==> v4: inputs <==
==> flow/design.v <==
module ahb (
            hclk
           ,hresetn
           ,htrans
           ,haddr
           ,hwdata
           ,hready_in
           ,hsel
           ,hwrite
           ,hsize
           ,hresp
           ,hready_out
           ,hrdata
           ,frame_num    
           ,sample_in_frame
           ,com_2_ovl
           ,max_point_fft_core
           ,alpha
           ,quarter
           ,fft_num
           ,fft_stage_number
           ,mel_num
           ,cep_num
           ,trigger
           );
input hclk;                       
input hresetn;                    
input [1:0]htrans;
input [11:0]haddr;
input [31:0]hwdata;
input hready_in;
input hsel;
input hwrite;
input [2:0]hsize;
output [1:0]hresp;
output hready_out;
output [31:0]hrdata; 
output [31:0]frame_num;            
output [31:0]sample_in_frame;      
output [31:0]com_2_ovl;            
output [31:0]max_point_fft_core;   
output [31:0]alpha;                
output [31:0]quarter;              
output [31:0]fft_num;              
output [31:0]fft_stage_number;     
output [31:0]mel_num;              
output [31:0]cep_num;              
output trigger;                    
wire hclk;
wire hresetn;
wire [1:0]htrans;
wire [11:0]haddr;
wire [31:0]hwdata;
wire hready_in;
wire hsel;
wire hwrite;
wire [2:0]hsize;
wire [1:0]hresp;
wire hready_out;
reg [31:0]hrdata; 
reg [31:0]frame_num;
reg [31:0]sample_in_frame;
reg [31:0]com_2_ovl;
reg [31:0]max_point_fft_core;
reg [31:0]alpha;
reg [31:0]quarter;
reg [31:0]fft_num;
reg [31:0]fft_stage_number;
reg [31:0]mel_num;
reg [31:0]cep_num;
reg [31:0]trigger_reg;
wire trigger;
reg wr_frame_num_sel;          
reg wr_sample_in_frame_sel;
reg wr_com_2_ovl_sel;
reg wr_max_point_fft_core_sel;
reg wr_alpha_sel;
reg wr_quarter_sel;
reg wr_fft_num_sel;
reg wr_fft_stage_number_sel;
reg wr_mel_num_sel;
reg wr_cep_num_sel;
reg wr_trigger_sel;
wire rd_frame_num_sel;
wire rd_sample_in_frame_sel;
wire rd_com_2_ovl_sel;
wire rd_max_point_fft_core_sel;
wire rd_alpha_sel;
wire rd_quarter_sel;
wire rd_fft_num_sel;
wire rd_fft_stage_number_sel;
wire rd_mel_num_sel;
wire rd_cep_num_sel;
wire rd_trigger_sel;
wire [31:0]nxt_frame_num;
wire [31:0]nxt_sample_in_frame;
wire [31:0]nxt_com_2_ovl;
wire [31:0]nxt_max_point_fft_core;
wire [31:0]nxt_alpha;
wire [31:0]nxt_quarter;
wire [31:0]nxt_fft_num;
wire [31:0]nxt_fft_stage_number;
wire [31:0]nxt_mel_num;
wire [31:0]nxt_cep_num;
wire [31:0]nxt_trigger_reg;
reg [2:0]temp_hsize;
wire [10:0]rd_sel_reg;
reg [31:0]nxt_hrdata;
wire wr_en;
wire rd_en;
assign wr_en = htrans[1] & hready_in & hsel & hwrite;
assign rd_en = htrans[1] & hready_in & hsel & ~hwrite;
always @(posedge hclk or negedge hresetn) begin
  if (!hresetn) begin
    wr_frame_num_sel <= 1'b0; 
  end
  else begin
    if (wr_en && (haddr[11:0] == 12'h000)) begin      
      wr_frame_num_sel <= 1'b1;
    end
    else begin
      wr_frame_num_sel <= 1'b0;
    end        
  end        
end        
always @(posedge hclk or negedge hresetn) begin
  if (!hresetn) begin
    wr_sample_in_frame_sel <= 1'b0; 
  end
  else begin
    if (wr_en && (haddr[11:0] == 12'h001)) begin      
      wr_sample_in_frame_sel <= 1'b1;
    end
    else begin
      wr_sample_in_frame_sel <= 1'b0;
    end        
  end        
end        
always @(posedge hclk or negedge hresetn) begin
  if (!hresetn) begin
    wr_com_2_ovl_sel <= 1'b0; 
  end
  else begin
    if (wr_en && (haddr[11:0] == 12'h002)) begin      
      wr_com_2_ovl_sel <= 1'b1;
    end
    else begin
      wr_com_2_ovl_sel <= 1'b0;
    end        
  end        
end        
always @(posedge hclk or negedge hresetn) begin
  if (!hresetn) begin
    wr_max_point_fft_core_sel <= 1'b0; 
  end
  else begin
    if (wr_en && (haddr[11:0] == 12'h003)) begin      
      wr_max_point_fft_core_sel <= 1'b1;
    end
    else begin
      wr_max_point_fft_core_sel <= 1'b0;
    end        
  end        
end        
always @(posedge hclk or negedge hresetn) begin
  if (!hresetn) begin
    wr_alpha_sel <= 1'b0; 
  end
  else begin
    if (wr_en && (haddr[11:0] == 12'h004)) begin      
      wr_alpha_sel <= 1'b1;
    end
    else begin
      wr_alpha_sel <= 1'b0;
    end        
  end        
end        
always @(posedge hclk or negedge hresetn) begin
  if (!hresetn) begin
    wr_quarter_sel <= 1'b0; 
  end
  else begin
    if (wr_en && (haddr[11:0] == 12'h005)) begin      
      wr_quarter_sel <= 1'b1;
    end
    else begin
      wr_quarter_sel <= 1'b0;
    end        
  end        
end        
always @(posedge hclk or negedge hresetn) begin
  if (!hresetn) begin
    wr_fft_num_sel <= 1'b0; 
  end
  else begin
    if (wr_en && (haddr[11:0] == 12'h006)) begin      
      wr_fft_num_sel <= 1'b1;
    end
    else begin
      wr_fft_num_sel <= 1'b0;
    end        
  end        
end        
always @(posedge hclk or negedge hresetn) begin
  if (!hresetn) begin
    wr_fft_stage_number_sel <= 1'b0; 
  end
  else begin
    if (wr_en && (haddr[11:0] == 12'h007)) begin      
      wr_fft_stage_number_sel <= 1'b1;
    end
    else begin
      wr_fft_stage_number_sel <= 1'b0;
    end        
  end        
end        
always @(posedge hclk or negedge hresetn) begin
  if (!hresetn) begin
    wr_mel_num_sel <= 1'b0; 
  end
  else begin
    if (wr_en && (haddr[11:0] == 12'h008)) begin      
      wr_mel_num_sel <= 1'b1;
    end
    else begin
      wr_mel_num_sel <= 1'b0;
    end        
  end        
end        
always @(posedge hclk or negedge hresetn) begin
  if (!hresetn) begin
    wr_cep_num_sel <= 1'b0; 
  end
  else begin
    if (wr_en && (haddr[11:0] == 12'h009)) begin      
      wr_cep_num_sel <= 1'b1;
    end
    else begin
      wr_cep_num_sel <= 1'b0;
    end        
  end        
end        
always @(posedge hclk or negedge hresetn) begin
  if (!hresetn) begin
    wr_trigger_sel <= 1'b0; 
  end
  else begin
    if (wr_en && (haddr[11:0] == 12'h00a)) begin      
      wr_trigger_sel <= 1'b1;
    end
    else begin
      wr_trigger_sel <= 1'b0;
    end        
  end        
end        
assign rd_frame_num_sel =          (rd_en & (haddr[11:0] == 12'h000))? 1'b1:1'b0;
assign rd_sample_in_frame_sel =    (rd_en & (haddr[11:0] == 12'h001))? 1'b1:1'b0;
assign rd_com_2_ovl_sel =          (rd_en & (haddr[11:0] == 12'h002))? 1'b1:1'b0;
assign rd_max_point_fft_core_sel = (rd_en & (haddr[11:0] == 12'h003))? 1'b1:1'b0;
assign rd_alpha_sel =              (rd_en & (haddr[11:0] == 12'h004))? 1'b1:1'b0;
assign rd_quarter_sel =            (rd_en & (haddr[11:0] == 12'h005))? 1'b1:1'b0;
assign rd_fft_num_sel =            (rd_en & (haddr[11:0] == 12'h006))? 1'b1:1'b0;
assign rd_fft_stage_number_sel =   (rd_en & (haddr[11:0] == 12'h007))? 1'b1:1'b0;
assign rd_mel_num_sel =            (rd_en & (haddr[11:0] == 12'h008))? 1'b1:1'b0;
assign rd_cep_num_sel =            (rd_en & (haddr[11:0] == 12'h009))? 1'b1:1'b0;
assign rd_trigger_sel =            (rd_en & (haddr[11:0] == 12'h00a))? 1'b1:1'b0;
always @(posedge hclk or negedge hresetn) begin
  if (!hresetn) begin
    temp_hsize <= 3'b0; 
  end
  else begin
    temp_hsize <= hsize; 
  end
end        
assign nxt_frame_num =          (wr_frame_num_sel &          (temp_hsize == 2'h2))? hwdata[31:0]:frame_num;
assign nxt_sample_in_frame =    (wr_sample_in_frame_sel &    (temp_hsize == 2'h2))? hwdata[31:0]:sample_in_frame;
assign nxt_com_2_ovl =          (wr_com_2_ovl_sel &          (temp_hsize == 2'h2))? hwdata[31:0]:com_2_ovl;
assign nxt_max_point_fft_core = (wr_max_point_fft_core_sel & (temp_hsize == 2'h2))? hwdata[31:0]:max_point_fft_core;
assign nxt_alpha =              (wr_alpha_sel &              (temp_hsize == 2'h2))? hwdata[31:0]:alpha;
assign nxt_quarter =            (wr_quarter_sel &            (temp_hsize == 2'h2))? hwdata[31:0]:quarter;
assign nxt_fft_num =            (wr_fft_num_sel &            (temp_hsize == 2'h2))? hwdata[31:0]:fft_num;
assign nxt_fft_stage_number =   (wr_fft_stage_number_sel &   (temp_hsize == 2'h2))? hwdata[31:0]:fft_stage_number;
assign nxt_mel_num =            (wr_mel_num_sel &            (temp_hsize == 2'h2))? hwdata[31:0]:mel_num;
assign nxt_cep_num =            (wr_cep_num_sel &            (temp_hsize == 2'h2))? hwdata[31:0]:cep_num;
assign nxt_trigger_reg =        (wr_trigger_sel &            (temp_hsize == 2'h2))? {31'b0,hwdata[0]}:trigger_reg;
always @(posedge hclk or negedge hresetn) begin
  if (!hresetn) begin
    frame_num <= 32'b0; 
  end
  else begin
    frame_num <= nxt_frame_num;
  end        
end        
always @(posedge hclk or negedge hresetn) begin
  if (!hresetn) begin
    sample_in_frame <= 32'b0; 
  end
  else begin
    sample_in_frame <= nxt_sample_in_frame;
  end        
end        
always @(posedge hclk or negedge hresetn) begin
  if (!hresetn) begin
    com_2_ovl <= 32'b0; 
  end
  else begin
    com_2_ovl <= nxt_com_2_ovl;
  end        
end        
always @(posedge hclk or negedge hresetn) begin
  if (!hresetn) begin
    max_point_fft_core <= 32'b0; 
  end
  else begin
    max_point_fft_core <= nxt_max_point_fft_core;
  end        
end        
always @(posedge hclk or negedge hresetn) begin
  if (!hresetn) begin
    alpha <= 32'b0; 
  end
  else begin
    alpha <= nxt_alpha;
  end        
end        
always @(posedge hclk or negedge hresetn) begin
  if (!hresetn) begin
    quarter <= 32'b0; 
  end
  else begin
    quarter <= nxt_quarter;
  end        
end        
always @(posedge hclk or negedge hresetn) begin
  if (!hresetn) begin
    fft_num <= 32'b0; 
  end
  else begin
    fft_num <= nxt_fft_num;
  end        
end        
always @(posedge hclk or negedge hresetn) begin
  if (!hresetn) begin
    fft_stage_number <= 32'b0; 
  end
  else begin
    fft_stage_number <= nxt_fft_stage_number;
  end        
end        
always @(posedge hclk or negedge hresetn) begin
  if (!hresetn) begin
    mel_num <= 32'b0; 
  end
  else begin
    mel_num <= nxt_mel_num;
  end        
end        
always @(posedge hclk or negedge hresetn) begin
  if (!hresetn) begin
    cep_num <= 32'b0; 
  end
  else begin
    cep_num <= nxt_cep_num;
  end        
end        
always @(posedge hclk or negedge hresetn) begin
  if (!hresetn) begin
    trigger_reg <= 32'b0; 
  end
  else begin
    trigger_reg <= nxt_trigger_reg;
  end        
end        
assign trigger = trigger_reg[0];
assign rd_sel_reg = {rd_trigger_sel,rd_cep_num_sel,rd_mel_num_sel,rd_fft_stage_number_sel,rd_fft_num_sel,rd_quarter_sel,rd_alpha_sel,rd_max_point_fft_core_sel,rd_com_2_ovl_sel,rd_sample_in_frame_sel,rd_frame_num_sel}; 
always @(rd_sel_reg or nxt_frame_num or nxt_sample_in_frame or nxt_com_2_ovl or nxt_max_point_fft_core or nxt_alpha or nxt_quarter or nxt_fft_num or nxt_fft_stage_number or nxt_mel_num or nxt_cep_num or nxt_trigger_reg) begin
  case (rd_sel_reg)
    11'b000_0000_0001: nxt_hrdata = nxt_frame_num;
    11'b000_0000_0010: nxt_hrdata = nxt_sample_in_frame;
    11'b000_0000_0100: nxt_hrdata = nxt_com_2_ovl;
    11'b000_0000_1000: nxt_hrdata = nxt_max_point_fft_core;
    11'b000_0001_0000: nxt_hrdata = nxt_alpha;
    11'b000_0010_0000: nxt_hrdata = nxt_quarter;
    11'b000_0100_0000: nxt_hrdata = nxt_fft_num;
    11'b000_1000_0000: nxt_hrdata = nxt_fft_stage_number;
    11'b001_0000_0000: nxt_hrdata = nxt_mel_num;
    11'b010_0000_0000: nxt_hrdata = nxt_cep_num;
    11'b100_0000_0000: nxt_hrdata = {31'b0, nxt_trigger_reg[0]};
    default:           nxt_hrdata = 32'b0;
  endcase        
end        
always @(posedge hclk or negedge hresetn) begin
  if (!hresetn) begin
    hrdata <= 32'b0; 
  end
  else begin
    hrdata <= nxt_hrdata;
  end        
end        
assign hresp = 2'b0;
assign hready_out = 1'b1;
endmodule
==> flow/run.sh <==
#!/bin/bash
# the make line also repeats each setting of config.mk as NAME=value (left out here)
make -C /OpenROAD-flow-scripts/flow DESIGN_CONFIG=/design/flow/config.mk WORK_HOME=/design/flow/orfs CLKGATE_MAP_FILE= finish
==> flow/config.mk <==
export PLATFORM = sky130hd
export DESIGN_NAME = ahb
export DESIGN_NICKNAME = ahb
export VERILOG_FILES = /design/flow/design.v
export SDC_FILE = /design/flow/constraint.sdc
export NUM_CORES = 4
export LEC_CHECK = 0
export ABC_AREA = 1
export CAP_MARGIN = 20
export CORE_MARGIN = 2
export CORE_UTILIZATION = 59
export CTS_CLUSTER_SIZE = 53
export SETUP_SLACK_MARGIN = 0.65
export SLEW_MARGIN = 20
==> flow/constraint.sdc <==
create_clock -name core_clock -period 2.47 [get_ports {hclk}]
set_input_delay 0.4940 -clock core_clock [delete_from_list [all_inputs] [get_ports {hclk}]]
set_output_delay 0.4940 -clock core_clock [all_outputs]
set_load 0.01 [all_outputs]
==> inputs of v21, as changes to v4 <==
- CORE_UTILIZATION: 59 -> 68
- CTS_CLUSTER_SIZE: 53 -> 36
- GPL_ROUTABILITY_DRIVEN: not set -> 0
- HOLD_SLACK_MARGIN: not set -> 0.29
- SETUP_SLACK_MARGIN: 0.65 -> 0.69
==> inputs of v26, as changes to v4 <==
- ABC_AREA: 1 -> not set
- CELL_PAD_IN_SITES_GLOBAL_PLACEMENT: not set -> 3
- CORE_ASPECT_RATIO: not set -> 1.69
- CORE_UTILIZATION: 59 -> 40
- CTS_CLUSTER_SIZE: 53 -> not set
- GPL_TIMING_DRIVEN: not set -> 0
- MIN_ROUTING_LAYER: not set -> met2
- PLACE_DENSITY_LB_ADDON: not set -> 0.2
- SETUP_SLACK_MARGIN: 0.65 -> not set
==> flow/constraint.sdc (replaced) <==
create_clock -name core_clock -period 10.0 [get_ports {hclk}]
set_input_delay 2.0000 -clock core_clock [delete_from_list [all_inputs] [get_ports {hclk}]]
set_output_delay 2.0000 -clock core_clock [all_outputs]
set_load 0.01 [all_outputs]
==> inputs of v31, as changes to v4 <==
- ABC_AREA: 1 -> not set
- CAP_MARGIN: 20 -> 0
- CORE_UTILIZATION: 59 -> 66
- CTS_CLUSTER_DIAMETER: not set -> 102
- CTS_CLUSTER_SIZE: 53 -> not set
- SETUP_SLACK_MARGIN: 0.65 -> not set
==> flow/constraint.sdc (replaced) <==
create_clock -name core_clock -period 6.49 [get_ports {hclk}]
set_input_delay 1.2980 -clock core_clock [delete_from_list [all_inputs] [get_ports {hclk}]]
set_output_delay 1.2980 -clock core_clock [all_outputs]
set_load 0.01 [all_outputs]
==> deck_impl_summary.md <==
Run Summary

Run status
  – Status: no timing/DRC/antenna violations

Yosys
  – Distinct lib cells used: 36
  – Top-count cell post-synth: dfrtp_1
  – Main area contributors: dfrtp_1 (58%), mux2_2 (19%), a22o_1 (4.6%), a2111o_1 (4.0%), and2_1 (2.0%)
  – Chip Area, Yosys: 0.01586 mm²

Clock network
  – Htree depth: 2
  – Clock Tree Buf Depth: 3

Floorplanning
  – Core area: 0.02354 mm²
  – Die Wd: ~160 µm

Placed design
  – Dpl hpwl: around 33000 µm
  – Final Wtd Congestion: 0.8913
the above is filed under v31

==> deck_impl_summary.md <==
Flow Results at a Glance

Run status
  – Status: aborted with a tool error
  – Failed at: 5_1_grt

Yosys
  – Chip Area, Yosys: about 0.016 mm²
  – Top-count cell post-synth: nand2_1

Clock network
  – Htree depth: 2
  – Clock Tree Buf Depth: 3

Placed design
  – Final Wtd Congestion: between 0.9 and 1

Floorplanning
  – Core area: 0.02710 mm²
  – Die Wd: ~170 µm
the above is filed under v4

==> deck_impl_summary.md <==
Flow Results at a Glance

Run status
  – Status: aborted with a tool error
  – Failed at: 4_1_cts
  – First error: [ERROR DPL-0033] detailed placement checks failed during check placement.

Yosys
  – Distinct lib cells used: 19
  – Main area contributors: dfrtp_1 (56%), nand2_1 (28%), nor2_1 (4.5%), inv_1 (3.5%), nand3_1 (2.2%)
  – Complex Gates by Area: 0.01957
  – Number of synthesized flops with an enable pin: 0
  – Chip Area, Yosys: 0.01636 mm²
  – Area fraction in mux cells: 0
  – XOR Share, Synth: 0
  – Top_reg_cell synth: dfrtp_1
  – Post-Synth Adder-Cell Area: 0
  – Top-count cell post-synth: nand2_1

Floorplanning
  – Number of I/O pins: 410
  – Core area: 0.02354 mm²
  – Die Wd: 159.1 µm
  – Die height: 159.1 µm

Placed design
  – Dpl hpwl: 46630 µm
  – Pre-CTS WS: -0.05264 ns
the above is filed under v21

==> deck_impl_summary.md <==
Run Summary

Floorplanning
  – Core area: slightly below 0.04 mm²

Yosys
  – Complex Gates by Area: 0.09449
  – Chip Area, Yosys: 0.01586 mm²
  – Top-count cell post-synth: dfrtp_1
  – Distinct lib cells used: 36

Run status
  – Status: no timing/DRC/antenna violations

Clock network
  – Clk ins delay skew pair: around 0.55 ns
  – Root Buffer: clkbuf_16
  – Clock Tree Buf Depth: 3

Placed design
  – Dpl hpwl: about 45000 µm
  – Final Wtd Congestion: 0.8812

GRT
  – Met2 Use GR: 0.5913

Layout
  – Seq/total area: 0.4197

Pwr
  – Highest ir drop seen on vdd: ~0.16 mV

Final timing
  – Hold slack: 0.5187 ns
the above is filed under v26

Power and IR drop assume default switching activity.
